// alu_top
module alu_top(clk, a, b, op, out, carry_out, over_flow, zero);
Size in the first run: about 110 flip-flops, ~100 I/O pins, about 6200 µm² of cells after synthesis.
clock: 14.5 ns
lec_check: 0
cap_margin: 20
core_aspect_ratio: 0.5
core_margin: 2
core_utilization: 40
cts_cluster_diameter: 305
cts_cluster_size: 98
place_density: 0.42
slew_margin: 20
tns_end_percent: 10
run.sh (not shown) runs the stock make flow with config.mk's settings and CLKGATE_MAP_FILE=.
==> next run, changes <==
--- a/flow/config.mk
+++ b/flow/config.mk
@@ -9,8 +9,8 @@
 export CORE_ASPECT_RATIO = 0.5
 export CORE_MARGIN = 2
-export CORE_UTILIZATION = 40
+export CORE_UTILIZATION = 58
 export CTS_CLUSTER_DIAMETER = 305
-export CTS_CLUSTER_SIZE = 98
-export PLACE_DENSITY = 0.42
+export CTS_CLUSTER_SIZE = 49
+export PLACE_DENSITY_LB_ADDON = 0.08
 export SLEW_MARGIN = 20
 export TNS_END_PERCENT = 10
The changed run passed the timing, design-rule and antenna checks.
Sequential share of layout area came out higher by 0.67 points.
Setup slack loses 0.058 ns.
Non-clock buffer count shrinks by 12.
==> next run, changes <==
==> flow/config.mk (replaced) <==
export PLATFORM = sky130hd
export DESIGN_NAME = alu_top
export DESIGN_NICKNAME = alu_top
export VERILOG_FILES = /design/flow/design.v
export SDC_FILE = /design/flow/constraint.sdc
export NUM_CORES = 4
export LEC_CHECK = 0
export CAP_MARGIN = 20
export CORE_MARGIN = 2
export CORE_UTILIZATION = 58
export SLEW_MARGIN = 20
==> flow/constraint.sdc (replaced) <==
create_clock -name core_clock -period 7.88 [get_ports {clk}]
set_input_delay 1.5760 -clock core_clock [delete_from_list [all_inputs] [get_ports {clk}]]
set_output_delay 1.5760 -clock core_clock [all_outputs]
set_load 0.01 [all_outputs]
Outcome: The new run completed, yet does not pass: setup timing. Critical path depth is unchanged. Area after synthesis stays the same. Total power climbs by well over a third. Cell count rises by a little under a tenth.
==> next run, changes <==
--- a/flow/config.mk
+++ b/flow/config.mk
@@ -6,6 +6,8 @@
 export NUM_CORES = 4
 export LEC_CHECK = 0
-export CAP_MARGIN = 20
+export ABC_AREA = 1
+export CAP_MARGIN = 35
 export CORE_MARGIN = 2
 export CORE_UTILIZATION = 58
+export CTS_CLUSTER_SIZE = 15
 export SLEW_MARGIN = 20
Outcome: The changed run completed, yet does not pass: setup timing. Cell count increases by 2.1%. Clock-buffer cell count fell by 2. Global-route usage went down by 2.9 points. Non-clock buffer count went down by 34. Sequential power hardly moves. Via count goes down by about 6%. Critical path depth climbs by 3. Design area decreases by about 6%. Setup slack improves by 0.53 ns.

Starting RTL as in the previous note.
make LEC_CHECK=0 CAP_MARGIN=20 CORE_MARGIN=2 CORE_UTILIZATION=72 CTS_CLUSTER_DIAMETER=100 CTS_CLUSTER_SIZE=14 HOLD_SLACK_MARGIN=-0.08 PLACE_DENSITY=0.39 SETUP_SLACK_MARGIN=1.0 SLEW_MARGIN=20 finish   # period 7.16 ns
The first run failed in 4_1_cts.
Rerun with:
CORE_UTILIZATION = 40   (was 72)
CTS_CLUSTER_DIAMETER = default   (was 100)
CTS_CLUSTER_SIZE = default   (was 14)
HOLD_SLACK_MARGIN = default   (was -0.08)
PLACE_DENSITY = default   (was 0.39)
SETUP_SLACK_MARGIN = default   (was 1.0)
clock period = 14.2 ns   (was 7.16 ns; I/O delays follow)
The new run finished with timing, DRC and antenna clean.
Synthesized area is unchanged.
Die size grows by 76%.
Synthesized cell count does not change.
Rerun with:
CORE_UTILIZATION = 18   (was 40)
What happened: Setup slack improves by 0.028 ns; clock skew goes up by 0.0046 ns; total power went down by a few percent; combinational power goes up slightly.
Rerun with:
CORE_UTILIZATION = 40   (was 18)
clock period = 21.7 ns   (was 14.2 ns; I/O delays follow)
What happened:
- critical path depth came out higher by 1
- cell area goes down by a little under a tenth
- cell count came out lower by a quarter to a third
- total power shrinks by well over a third
- non-clock buffer count came out lower by 23
- synthesized cell count stays the same
- fmax drops by about a fifth
- clock-buffer cell count climbs by 1

Starting RTL as in the previous note.
Settings: LEC_CHECK=0, ABC_AREA=0, CAP_MARGIN=20, CELL_PAD_IN_SITES_DETAIL_PLACEMENT=0, CELL_PAD_IN_SITES_GLOBAL_PLACEMENT=0, CORE_ASPECT_RATIO=1.76, CORE_MARGIN=8, CORE_UTILIZATION=54, CTS_CLUSTER_DIAMETER=397, CTS_CLUSTER_SIZE=20, GPL_ROUTABILITY_DRIVEN=0, MAX_ROUTING_LAYER=met4, PLACE_DENSITY=0.35, SETUP_SLACK_MARGIN=-0.23, SLEW_MARGIN=20, TNS_END_PERCENT=50; clock period 14.1 ns.
Change:
ABC_AREA = 1   (was 0)
CAP_MARGIN = 10   (was 20)
CORE_ASPECT_RATIO = 0.99   (was 1.76)
CORE_MARGIN = 2   (was 8)
CORE_UTILIZATION = 72   (was 54)
HOLD_SLACK_MARGIN = -0.08   (was not set)
PLACE_DENSITY = 0.67   (was 0.35)
SETUP_SLACK_MARGIN = -0.48   (was -0.23)
clock period = 7.07 ns   (was 14.1 ns; I/O delays follow)
=> Now the flow ran to the end with violations: setup timing; via count grows by a quarter to a third; final area shrinks by a few percent; non-clock buffer count grows by 12; fmax grows by a few percent; total power grows by well over a third; synthesized area shrinks by a few percent; critical path depth grows by 2; die size shrinks by well over a third; cell count grows by a few percent; worst setup slack got worse by 6500 ps; routed wire length grows by well over a third.
Change:
ABC_AREA = 0   (was 1)
CAP_MARGIN = 20   (was 10)
CORE_ASPECT_RATIO = 1.76   (was 0.99)
CTS_CLUSTER_DIAMETER = 139   (was 397)
HOLD_SLACK_MARGIN = not set   (was -0.08)
PLACE_DENSITY = not set   (was 0.67)
PLACE_DENSITY_LB_ADDON = 0.16   (was not set)
SETUP_SLACK_MARGIN = -0.37   (was -0.48)
clock period = 13.5 ns   (was 7.07 ns; I/O delays follow)
=> The changed run never finished: it broke off in global routing with GRT-0232; die size rises by 3.7%; synthesized area rises by 3.5%; synthesized cell count falls by 7.1%.
Change:
ABC_AREA = 1   (was 0)
CELL_PAD_IN_SITES_GLOBAL_PLACEMENT = 1   (was 0)
CORE_UTILIZATION = 55   (was 72)
CTS_CLUSTER_DIAMETER = 397   (was 139)
clock period = 7.92 ns   (was 13.5 ns; I/O delays follow)
The new run completed, yet does not pass: setup timing.
Synthesized area is lower by a few percent.
Die size went up by a quarter to a third.
Synthesized cell count rises by a little under a tenth.

alu_top again, from the RTL that the note above started with.
make LEC_CHECK=0 CAP_MARGIN=10 CELL_PAD_IN_SITES_DETAIL_PLACEMENT=1 CORE_ASPECT_RATIO=1.53 CORE_MARGIN=2 CORE_UTILIZATION=40 HOLD_SLACK_MARGIN=0.18 PLACE_DENSITY_LB_ADDON=0.17 SLEW_MARGIN=25 TNS_END_PERCENT=80 finish   # period 14.5 ns
Rerun with:
ABC_AREA = 1   (was default)
PLACE_DENSITY = 0.54   (was default)
PLACE_DENSITY_LB_ADDON = default   (was 0.17)
TNS_END_PERCENT = 95   (was 80)
=> The new run completed without violations; wire length came out lower by 11%; flip-flop count is unchanged; setup slack improved by 0.032 ns; critical path depth came out lower by 1; design area came out lower by 2.9%; synthesized area came out lower by 3.4%; maximum frequency is about the same; clock-buffer cell count came out higher by 3; first-iteration DRC count came out lower by 60%.
Rerun with:
ABC_AREA = default   (was 1)
CAP_MARGIN = 20   (was 10)
CELL_PAD_IN_SITES_DETAIL_PLACEMENT = default   (was 1)
CORE_ASPECT_RATIO = 0.5   (was 1.53)
CORE_UTILIZATION = 58   (was 40)
CTS_CLUSTER_DIAMETER = 305   (was default)
CTS_CLUSTER_SIZE = 99   (was default)
HOLD_SLACK_MARGIN = 0.28   (was 0.18)
PLACE_DENSITY = default   (was 0.54)
PLACE_DENSITY_LB_ADDON = 0.08   (was default)
SLEW_MARGIN = 20   (was 25)
TNS_END_PERCENT = 10   (was 95)
Outcome: Maximum frequency decreases by about 1.2%. Total power barely changes. Cell area increases by 0.87%.
Rerun with:
CORE_ASPECT_RATIO = default   (was 0.5)
CORE_UTILIZATION = 40   (was 58)
CTS_CLUSTER_DIAMETER = default   (was 305)
CTS_CLUSTER_SIZE = default   (was 99)
HOLD_SLACK_MARGIN = default   (was 0.28)
PLACE_DENSITY_LB_ADDON = default   (was 0.08)
TNS_END_PERCENT = default   (was 10)
Power is about the same.
Global-route usage drops by 8.7 points.
Non-clock buffer count increases by 4.
Cell area went up by about 1%.
Final cell count increases by 5.9%.
Critical path depth falls by 1.
Utilization decreases by 24 points.
Rerun with:
CORE_ASPECT_RATIO = 1.99   (was default)
CTS_CLUSTER_DIAMETER = 305   (was default)
CTS_CLUSTER_SIZE = 49   (was default)
PLACE_DENSITY_LB_ADDON = 0.17   (was default)
TNS_END_PERCENT = 10   (was default)
Effect:
- The new run finished clean
- global-route usage goes up by 1.5 points
- cell area goes up by 1.9%
- fmax barely changes
Rerun with:
CAP_MARGIN = 40   (was 20)
CORE_ASPECT_RATIO = 0.5   (was 1.99)
CORE_MARGIN = 10   (was 2)
CORE_UTILIZATION = 58   (was 40)
CTS_CLUSTER_SIZE = 98   (was 49)
PLACE_DENSITY_LB_ADDON = 0.08   (was 0.17)
Outcome:
- The changed run ran to the end with no violations
- maximum frequency rose by 0.79%
- non-clock buffer count fell by 12
- sequential cell count does not change
- cell area fell by 2.6%
- setup slack is better by 0.11 ns
- worst hold slack is better by 0.024 ns
- critical path depth fell by 1
- total power fell by 2.2%

job 2307:
alu_top again, from the RTL that the note above started with.
clock: 7.18 ns
lec_check: 0
cap_margin: 20
core_margin: 2
core_utilization: 72
cts_cluster_diameter: 256
cts_cluster_size: 99
place_density: 0.39
setup_slack_margin: 1.72
slew_margin: 20
Seen in the log of job 2307: DPL-0038 during 4_1_cts, after which the run never completed.
Here is what was changed in the inputs of job 5213 compared with job 2307.
==> flow/config.mk <==
export PLATFORM = sky130hd
export DESIGN_NAME = alu_top
export DESIGN_NICKNAME = alu_top
export VERILOG_FILES = /design/flow/design.v
export SDC_FILE = /design/flow/constraint.sdc
export NUM_CORES = 4
export LEC_CHECK = 0
export ABC_AREA = 1
export CAP_MARGIN = 20
export CORE_MARGIN = 2
export CORE_UTILIZATION = 66
export CTS_CLUSTER_SIZE = 99
export SLEW_MARGIN = 20
==> flow/constraint.sdc <==
create_clock -name core_clock -period 7.88 [get_ports {clk}]
set_input_delay 1.5760 -clock core_clock [delete_from_list [all_inputs] [get_ports {clk}]]
set_output_delay 1.5760 -clock core_clock [all_outputs]
set_load 0.01 [all_outputs]
Notes after the runs:
- Job 5213: flow complete, layout not clean; failing: negative setup slack
- The xor and xnor fraction of the mapped netlist area of job 5213 exceeds that of job 2307 by 0.33 points.
- Job 5213 has number of distinct library cells after synthesis below what job 2307 had.
- Job 2307 → job 5213: floorplan die area shows an increase of 5.1%, area after synthesis shows a reduction of 3.4%, last weighted congestion value of the routability-driven placer shows a reduction of 16%, area of the core shows an increase of 460 sq um, summed standard-cell area reported by yosys shows a reduction of 210 sq um.
- Job 5213 vs job 2307 — standard cell area after detailed placement dropped by a few percent
- | share of cell area taken by muxes after synthesis | higher: job 2307 |
- Job 5213 vs job 2307 on adder-cell area share of the yosys netlist: job 5213 is the higher one.
- Measured against job 5213, the average instance area after synthesis of job 2307 comes out at 1.11 times the reference value.
Power and IR drop assume default switching activity.
